Setup of run 1:
// milestone1
module milestone1 (
	input logic CLOCK_50_I,                    
	input logic resetn,
	input  logic            M1_en,
	output  logic            M1_end,
	output logic   [17:0]   SRAM_address,
	input  logic   [15:0]   SRAM_read_data,
	output logic   [15:0]   SRAM_write_data,
	output logic            SRAM_we_n
);
For scale: ~610 flip-flops, about 55 I/O pins, about 63000 sq um of cells after synthesis.
make LEC_CHECK=0 ABC_AREA=0 CAP_MARGIN=30 CORE_ASPECT_RATIO=0.89 CORE_MARGIN=4 CORE_UTILIZATION=38 GPL_ROUTABILITY_DRIVEN=0 GPL_TIMING_DRIVEN=0 HOLD_SLACK_MARGIN=0.28 MAX_ROUTING_LAYER=met4 SLEW_MARGIN=20 TNS_END_PERCENT=5 finish   # period 13.0 ns
run.sh (not shown) runs the stock make flow with config.mk's settings and CLKGATE_MAP_FILE=.
What run 2 does differently from run 1 at the input level:
- CAP_MARGIN: 30 -> 15
- HOLD_SLACK_MARGIN: 0.28 -> unset
- CORE_ASPECT_RATIO: 0.89 -> unset
- GPL_ROUTABILITY_DRIVEN: 0 -> unset
- TNS_END_PERCENT: 5 -> unset
- CORE_MARGIN: 4 -> 2
- CORE_UTILIZATION: 38 -> 65
- GPL_TIMING_DRIVEN: 0 -> unset
- ABC_AREA: 0 -> unset
- the clock period (ns, I/O delays scaled along): 13.0 -> 8.38
--- outcome ---
The run showing the greater HPWL after detailed placement is run 1. Of run 1 and run 2, only run 2 never reached the final stage. Looking at die extent in y, run 2 sits 20% below run 1. Taking run 2 as 1.0, run 1 lands at 1.2 on standard-cell row count.
For run 3, these inputs were changed with respect to run 2:
- CAP_MARGIN now 20, was 15
- CORE_UTILIZATION now 71, was 65
- the clock period (ns, I/O delays scaled along) now 8.32, was 8.38
==> comparison <==
In the summary table, run 3 is marked failed, with error GRT-0116 raised in global routing.
Post-synth area from yosys stat came out exactly the same in run 3 and run 2.
Summary of run 3 over run 2: number of enable-type register cells in the synthesized netlist roughly the same; core region area lower; placed instance area roughly the same; number of standard-cell rows in the floorplan lower.
Measured against each other, run 3 and run 2 differ in vertical extent of the die, the lower figure coming from run 3.
Run 2 has a higher post-placement cell count than run 3.
Input changes introduced in run 4 (baseline for comparison: run 3):
- CORE_UTILIZATION changed from 71 to 40
- MAX_ROUTING_LAYER removed (was met4)
- the clock period (ns, I/O delays scaled along) changed from 8.32 to 10.9
[summary]
Run 4 went all the way through synthesis, placement and routing and the layout is clean on timing, DRC and antenna. Run 4 vs. run 3: detailed placement HPWL shrank by 13%. Between run 3 and run 4, the flow reports die extent in y increasing by more than a quarter. Lower number of placement rows was reported by run 3, not run 4. Summary — starting density of the core, run 4 relative to run 3: lower, by 31 points. Number of post-CTS setup repair buffers in run 4 vs run 3: down 173. Number of buffers added by the clock tree synthesis step, run 4 vs run 3: up by a few percent. Comparing the two runs side by side, run 4 comes out ahead of run 3 on worst slack at placement.
Modified inputs, run 5 compared to run 4
- the clock period (ns, I/O delays scaled along) changed from 10.9 to 12.5
- Measured against each other, run 4 and run 5 differ in instance count after placement with tap cells included, the higher figure coming from run 4.
- On met1 usage in global routing, run 4 and run 5 are neck and neck.
- Delta (run 5 minus run 4): half-perimeter wire length after detailed placement saw a decrease.
- The worst hold slack of run 5 is higher than that of run 4.
- As of run 5, via count had fallen slightly compared to run 4.
- Run 5: flow completed, timing, DRC and antenna clean
- Run 5 vs run 4 — net total in the final layout dropped 176.
- Compared with run 4, in run 5 detailed-routed wire length on met2 fell by 3.5%; clock period minus final worst setup slack moved up.
What run 6 does differently from run 5 at the input level:
- swapping 40 for 71 in CORE_UTILIZATION
- swapping 20 for 15 in CAP_MARGIN
- swapping 12.5 for 8.34 in the clock period (ns, I/O delays scaled along)
Findings:
Run 6 failed in global routing with GRT-0116.
From run 6 to run 5, fraction of the mapped netlist area in simple logic gates did not move at all.
Final RePlAce weighted congestion delta for run 6 relative to run 5: 2.8% higher
[run 6 vs run 5] number of buffers created by CTS: lower in run 6
Multiplexer area fraction after synthesis came out exactly the same in run 5 and run 6.
Diff run 5 -> run 6: area of the die saw a decrease, number of placement rows lower, total half-perimeter wirelength after legalization and detailed placement increased 19%.
Run 6 ended with more effective utilization at floorplan than run 5.
Looking at post-cts sizing count, run 6 sits above run 5.

* * *

milestone1 again, from the RTL that the note above started with.
export LEC_CHECK = 0
export CAP_MARGIN = 15
export CORE_MARGIN = 2
export CORE_UTILIZATION = 72
export MAX_ROUTING_LAYER = met4
export SETUP_SLACK_MARGIN = -0.66
export SLEW_MARGIN = 20
create_clock -name core_clock -period 8.53 [get_ports {CLOCK_50_I}]
The baseline died in global routing (5_1_grt), error GRT-0116.
Rerun with:
CORE_UTILIZATION = 65   (was 72)
SETUP_SLACK_MARGIN = default   (was -0.66)
clock period = 8.44 ns   (was 8.53 ns; I/O delays follow)
Effect: The new run did not get past global routing (5_1_grt) (GRT-0232). Synthesized cell count does not change. Synthesized area stays the same. Die size went up by about 10%.

* * *

== lane 1 ==
milestone1 again, from the RTL that the note above started with.
==> flow/design.v (excerpt) <==
module milestone1 (
	input logic CLOCK_50_I,                    
	input logic resetn,
	input  logic            M1_en,
	output  logic            M1_end,
	output logic   [17:0]   SRAM_address,
	input  logic   [15:0]   SRAM_read_data,
	output logic   [15:0]   SRAM_write_data,
	output logic            SRAM_we_n
);
make LEC_CHECK=0 CAP_MARGIN=15 CORE_MARGIN=2 CORE_UTILIZATION=72 CTS_CLUSTER_SIZE=84 MAX_ROUTING_LAYER=met4 PLACE_DENSITY=0.65 SLEW_MARGIN=30 finish   # period 9.9 ns
What ended lane 1 was a tool error in global routing; the run never finished.
Edits applied to the flow inputs when going from lane 1 to lane 2:
- removing MAX_ROUTING_LAYER (formerly met4)
- setting TNS_END_PERCENT to 10 for the first time
- removing PLACE_DENSITY (formerly 0.65)
- changing SLEW_MARGIN from 30 to 20
- removing CTS_CLUSTER_SIZE (formerly 84)
- changing CORE_UTILIZATION from 72 to 65
- changing the clock period (ns, I/O delays scaled along) from 9.9 to 8.48
--- outcome ---
- No crash in lane 2: every stage finished, but the layout fails its final checks due to negative setup slack.
- Lane 2 vs lane 1, number of placed instances with taps included went up by 7.7%.
- Lane 2 ended up with a higher total die area than lane 1 did.
- Sort lane 2 and lane 1 by worst-case setup slack after placement, descending, and lane 1 comes first.
- Diff lane 1 -> lane 2 | number of buffers created by CTS | increase of 1.4%
- Looking at lane 2 and lane 1, the share of synthesized registers carrying an async set or reset is a wash.
Relative to lane 2, the following input files were edited for lane 3:
- ABC_AREA: unset -> 1
- CTS_CLUSTER_SIZE: unset -> 14
- TNS_END_PERCENT: 10 -> unset
- CORE_UTILIZATION: 65 -> 70
- the clock period (ns, I/O delays scaled along): 8.48 -> 5.43
[summary]
Tool error GRT-0116 stopped lane 3 during global routing; no final results. In the metrics for lane 3 and lane 2, the one carrying the lower average cell area after synthesis is lane 3. The higher yosys stat chip area of lane 3 and lane 2 is in lane 3. Going from lane 2 to lane 3, core utilization at floorplan grew by 4.7 points; number of clock buffers inserted by TritonCTS increased about 1.4%; number of clock sinks held steady; placer congestion estimate moved up. Lane 2 has a lower synthesized cell count than lane 3.
Here is what was changed in the inputs of lane 4 compared with lane 3.
- CORE_UTILIZATION: 70 -> 65
- CTS_CLUSTER_SIZE: 14 -> unset
- ABC_AREA: 1 -> unset
- CAP_MARGIN: 15 -> 20
- the clock period (ns, I/O delays scaled along): 5.43 -> 10.1
[summary]
- Per the comparison of lane 4 with lane 3, global placer's final weighted congestion now sits lower; number of buffers added by the clock tree synthesis step now sits lower; post-synthesis instance total now sits lower; core box area now sits higher.
- On overall chip area: between lane 4 and lane 3, it ends up lower for lane 3.
- Lane 4 reached the final stage; the timing, design-rule and antenna checks on its layout passed.
- Lane 4 against lane 3; synthesized area per cell is up by more than 10%.
- The netlist area before placement in lane 4 sits 6.2% below the value recorded for lane 3.
- Comparing yosys stat cell total for lane 4 and lane 3, the bigger number came from lane 3.
- Yosys synthesis chip area shrinks by a few percent when moving from lane 3 to lane 4.
- In the metrics for lane 4 and lane 3, the one carrying the lower AND-OR/OR-AND share of the synthesized area is lane 3.
> inputs changed (lane 4 -> lane 5)
- CORE_UTILIZATION now 72, was 65
- PLACE_DENSITY now 0.4, previously not set
- the clock period (ns, I/O delays scaled along) now 8.05, was 10.1
Findings:
Run status, lane 5: aborted in global routing, error GRT-0116. Global placer's final weighted congestion: lane 5 vs lane 4 up 0.055. Lane 5: number of cells in the design after placement is 7.8% higher than what lane 4 reported. Per the comparison of lane 5 with lane 4, number of buffers added for setup after CTS up 208, pre-CTS setup slack down 1650 ps, count of H-tree levels built during CTS was more or less identical, die outline height shows a reduction of 4.9%, placed cell area picked up an extra 6800 um^2. Looking at cell resize tally after clock tree synthesis, lane 5 sits 1400% above lane 4. Summary of lane 5 over lane 4: total die size shrank by 9.6%; share of flip-flops with an asynchronous set or reset after synthesis about even.
